==> job 4502 <==
==> flow/design.v <==
`timescale 1ns / 1ps
module gain_core #(
    parameter integer DWIDTH = 16,  
    parameter integer GWIDTH = 16,  
    parameter integer FBITS  = 12   
)(
    input  wire                     clk,
    input  wire                     rst_n,      
    input  wire                     ce,         
    input  wire                     en,         
    input  wire signed [DWIDTH-1:0] data_i,     
    input  wire signed [GWIDTH-1:0] data_gain,  
    output reg  signed [DWIDTH-1:0] data_o      
);
    wire signed [DWIDTH+GWIDTH-1:0] mult_raw;
    wire signed [DWIDTH+GWIDTH-1:0] mult_rounded;
    wire signed [DWIDTH+GWIDTH-1-FBITS:0] mult_scaled;
    localparam signed [DWIDTH-1:0] MAX_VAL = {1'b0, {(DWIDTH-1){1'b1}}};  
    localparam signed [DWIDTH-1:0] MIN_VAL = {1'b1, {(DWIDTH-1){1'b0}}};  
    assign mult_raw = data_i * data_gain;
    assign mult_rounded = mult_raw + (1 << (FBITS-1));
    assign mult_scaled = mult_rounded >>> FBITS;
    always @(posedge clk) begin
        if (!rst_n) begin
            data_o <= 0;
        end else if (ce) begin
            if (!en) begin
                data_o <= data_i;
            end else begin
                if (mult_scaled > MAX_VAL) begin
                    data_o <= MAX_VAL;
                end else if (mult_scaled < MIN_VAL) begin
                    data_o <= MIN_VAL;
                end else begin
                    data_o <= mult_scaled[DWIDTH-1:0];
                end
            end
        end
    end
endmodule
`timescale 1ns / 1ps
module axis_gain_wrapper #(
    parameter integer C_S_AXI_DATA_WIDTH = 32,
    parameter integer C_S_AXI_ADDR_WIDTH = 4,
    parameter integer AUDIO_WIDTH        = 16,
    parameter integer GAIN_FBITS         = 12
)(
    input  wire aclk,
    input  wire aresetn,
    input  wire [31:0] s_axis_tdata,
    input  wire        s_axis_tlast,
    input  wire        s_axis_tvalid,
    output wire        s_axis_tready,
    output wire [31:0] m_axis_tdata,
    output wire        m_axis_tlast,
    output wire        m_axis_tvalid,
    input  wire        m_axis_tready,
    input  wire [C_S_AXI_ADDR_WIDTH-1:0] s_axi_awaddr,
    input  wire                          s_axi_awvalid,
    output reg                           s_axi_awready,
    input  wire [C_S_AXI_DATA_WIDTH-1:0] s_axi_wdata,
    input  wire [3:0]                    s_axi_wstrb,
    input  wire                          s_axi_wvalid,
    output reg                           s_axi_wready,
    output reg  [1:0]                    s_axi_bresp,
    output reg                           s_axi_bvalid,
    input  wire                          s_axi_bready,
    input  wire [C_S_AXI_ADDR_WIDTH-1:0] s_axi_araddr,
    input  wire                          s_axi_arvalid,
    output reg                           s_axi_arready,
    output reg  [C_S_AXI_DATA_WIDTH-1:0] s_axi_rdata,
    output reg  [1:0]                    s_axi_rresp,
    output reg                           s_axi_rvalid,
    input  wire                          s_axi_rready
);
    reg [31:0] reg_control;
    reg [31:0] reg_gain_l;
    reg [31:0] reg_gain_r;
    wire [1:0] addr_w = s_axi_awaddr[3:2];
    wire [1:0] addr_r = s_axi_araddr[3:2];
    always @(posedge aclk) begin
        if (!aresetn) begin
            s_axi_awready <= 1'b0;
            s_axi_wready  <= 1'b0;
            s_axi_bvalid  <= 1'b0;
            s_axi_bresp   <= 2'b00;
            reg_control <= 32'b0;
            reg_gain_l  <= 32'h0000_1000;  
            reg_gain_r  <= 32'h0000_1000;
        end else begin
            if (!s_axi_awready && s_axi_awvalid && s_axi_wvalid) begin
                s_axi_awready <= 1'b1;
                s_axi_wready  <= 1'b1;
                case (addr_w)
                    2'h0: reg_control <= s_axi_wdata;
                    2'h1: reg_gain_l  <= s_axi_wdata;
                    2'h2: reg_gain_r  <= s_axi_wdata;
                    default: ;
                endcase
            end else begin
                s_axi_awready <= 1'b0;
                s_axi_wready  <= 1'b0;
            end
            if (s_axi_awready && !s_axi_bvalid) begin
                s_axi_bvalid <= 1'b1;
                s_axi_bresp  <= 2'b00;
            end else if (s_axi_bready) begin
                s_axi_bvalid <= 1'b0;
            end
        end
    end
    always @(posedge aclk) begin
        if (!aresetn) begin
            s_axi_arready <= 1'b0;
            s_axi_rvalid  <= 1'b0;
            s_axi_rdata   <= 32'b0;
            s_axi_rresp   <= 2'b00;
        end else begin
            if (!s_axi_arready && s_axi_arvalid) begin
                s_axi_arready <= 1'b1;
                s_axi_rvalid  <= 1'b1;
                case (addr_r)
                    2'h0: s_axi_rdata <= reg_control;
                    2'h1: s_axi_rdata <= reg_gain_l;
                    2'h2: s_axi_rdata <= reg_gain_r;
                    default: s_axi_rdata <= 32'b0;
                endcase
            end else begin
                s_axi_arready <= 1'b0;
                if (s_axi_rvalid && s_axi_rready)
                    s_axi_rvalid <= 1'b0;
            end
        end
    end
    reg valid_d;
    reg last_d;
    wire stream_ready = m_axis_tready || !valid_d;
    assign s_axis_tready = stream_ready;
    assign m_axis_tvalid = valid_d;
    assign m_axis_tlast  = last_d;
    wire core_ce     = stream_ready;
    wire gain_enable = reg_control[0];
    gain_core #(
        .DWIDTH(AUDIO_WIDTH),
        .GWIDTH(16),
        .FBITS (GAIN_FBITS)
    ) u_gain_l (
        .clk       (aclk),
        .rst_n     (aresetn),
        .ce        (core_ce),
        .en        (gain_enable),
        .data_i    (s_axis_tdata[15:0]),
        .data_gain (reg_gain_l[15:0]),
        .data_o    (m_axis_tdata[15:0])
    );
    gain_core #(
        .DWIDTH(AUDIO_WIDTH),
        .GWIDTH(16),
        .FBITS (GAIN_FBITS)
    ) u_gain_r (
        .clk       (aclk),
        .rst_n     (aresetn),
        .ce        (core_ce),
        .en        (gain_enable),
        .data_i    (s_axis_tdata[31:16]),
        .data_gain (reg_gain_r[15:0]),
        .data_o    (m_axis_tdata[31:16])
    );
    always @(posedge aclk) begin
        if (!aresetn) begin
            valid_d <= 1'b0;
            last_d  <= 1'b0;
        end else if (stream_ready) begin
            valid_d <= s_axis_tvalid;
            last_d  <= s_axis_tlast;
        end
    end
endmodule
==> flow/run.sh <==
#!/bin/bash
# the make line also repeats each setting of config.mk as NAME=value (left out here)
make -C /OpenROAD-flow-scripts/flow DESIGN_CONFIG=/design/flow/config.mk WORK_HOME=/design/flow/orfs CLKGATE_MAP_FILE= finish
==> flow/config.mk <==
export PLATFORM = sky130hd
export DESIGN_NAME = axis_gain_wrapper
export DESIGN_NICKNAME = axis_gain_wrapper
export VERILOG_FILES = /design/flow/design.v
export SDC_FILE = /design/flow/constraint.sdc
export NUM_CORES = 4
export LEC_CHECK = 0
export CAP_MARGIN = 5
export CORE_MARGIN = 2
export CORE_UTILIZATION = 71
export CTS_CLUSTER_SIZE = 51
export PLACE_DENSITY = 0.65
export SLEW_MARGIN = 20
==> flow/constraint.sdc <==
create_clock -name core_clock -period 6.77 [get_ports {aclk}]
set_input_delay 1.3540 -clock core_clock [delete_from_list [all_inputs] [get_ports {aclk}]]
set_output_delay 1.3540 -clock core_clock [all_outputs]
set_load 0.01 [all_outputs]
==> job 841 (differences from job 4502) <==
CAP_MARGIN = 20   (was 5)
CORE_UTILIZATION = 70   (was 71)
CTS_CLUSTER_DIAMETER = 146   (was not set)
CTS_CLUSTER_SIZE = 50   (was 51)
PLACE_DENSITY = not set   (was 0.65)
==> flow/constraint.sdc (replaced) <==
create_clock -name core_clock -period 8.0 [get_ports {aclk}]
set_input_delay 1.6000 -clock core_clock [delete_from_list [all_inputs] [get_ports {aclk}]]
set_output_delay 1.6000 -clock core_clock [all_outputs]
set_load 0.01 [all_outputs]
==> results <==
quantity	job 841	job 4502
Run status	finished clean	finished with violations
Violated checks	-	setup timing
Logic gate fraction of the total cell area	65.9%	63.2%
Number of fill cells	2178	1198
Max Clock Skew	21.8 ps	13.6 ps
Hpwl dp	56.5 mm	58.5 mm
Worst reg2reg path startpoint	reg_gain_r[1]	reg_gain_r[5]
Area of all placed cells without fillers	30700 µm²	34000 µm²
Worst slew margin relative to its limit	23.3%	25.8%
Top Metal Used	met4	met5
Overall power	3.48 mW	5.05 mW
Switching share of power	39.8%	43.8%
Number of vias per cell after detailed routing	5.87	6.93
Initial drt markers	1651	4308
Arr. time, crit path	8270 ps	8360 ps
Wire length per cell	19.7 µm	28.7 µm
Sequential share of power	25.9%	21.0%
Setup slack of the most critical reg-to-reg path	900 ps	-1150 ps
GR Layer Usage met1	44.6%	55.8%
Placer Congestion	0.943	0.958
Sequential fraction of total cell area	10.8%	9.79%
Resized cells post-CTS	0	347
Chip area	38900 µm²	38300 µm²
Worst vdd rail ir drop	0.153 mV	0.265 mV
No activity file was given, so power comes from the tool's default toggle rates.
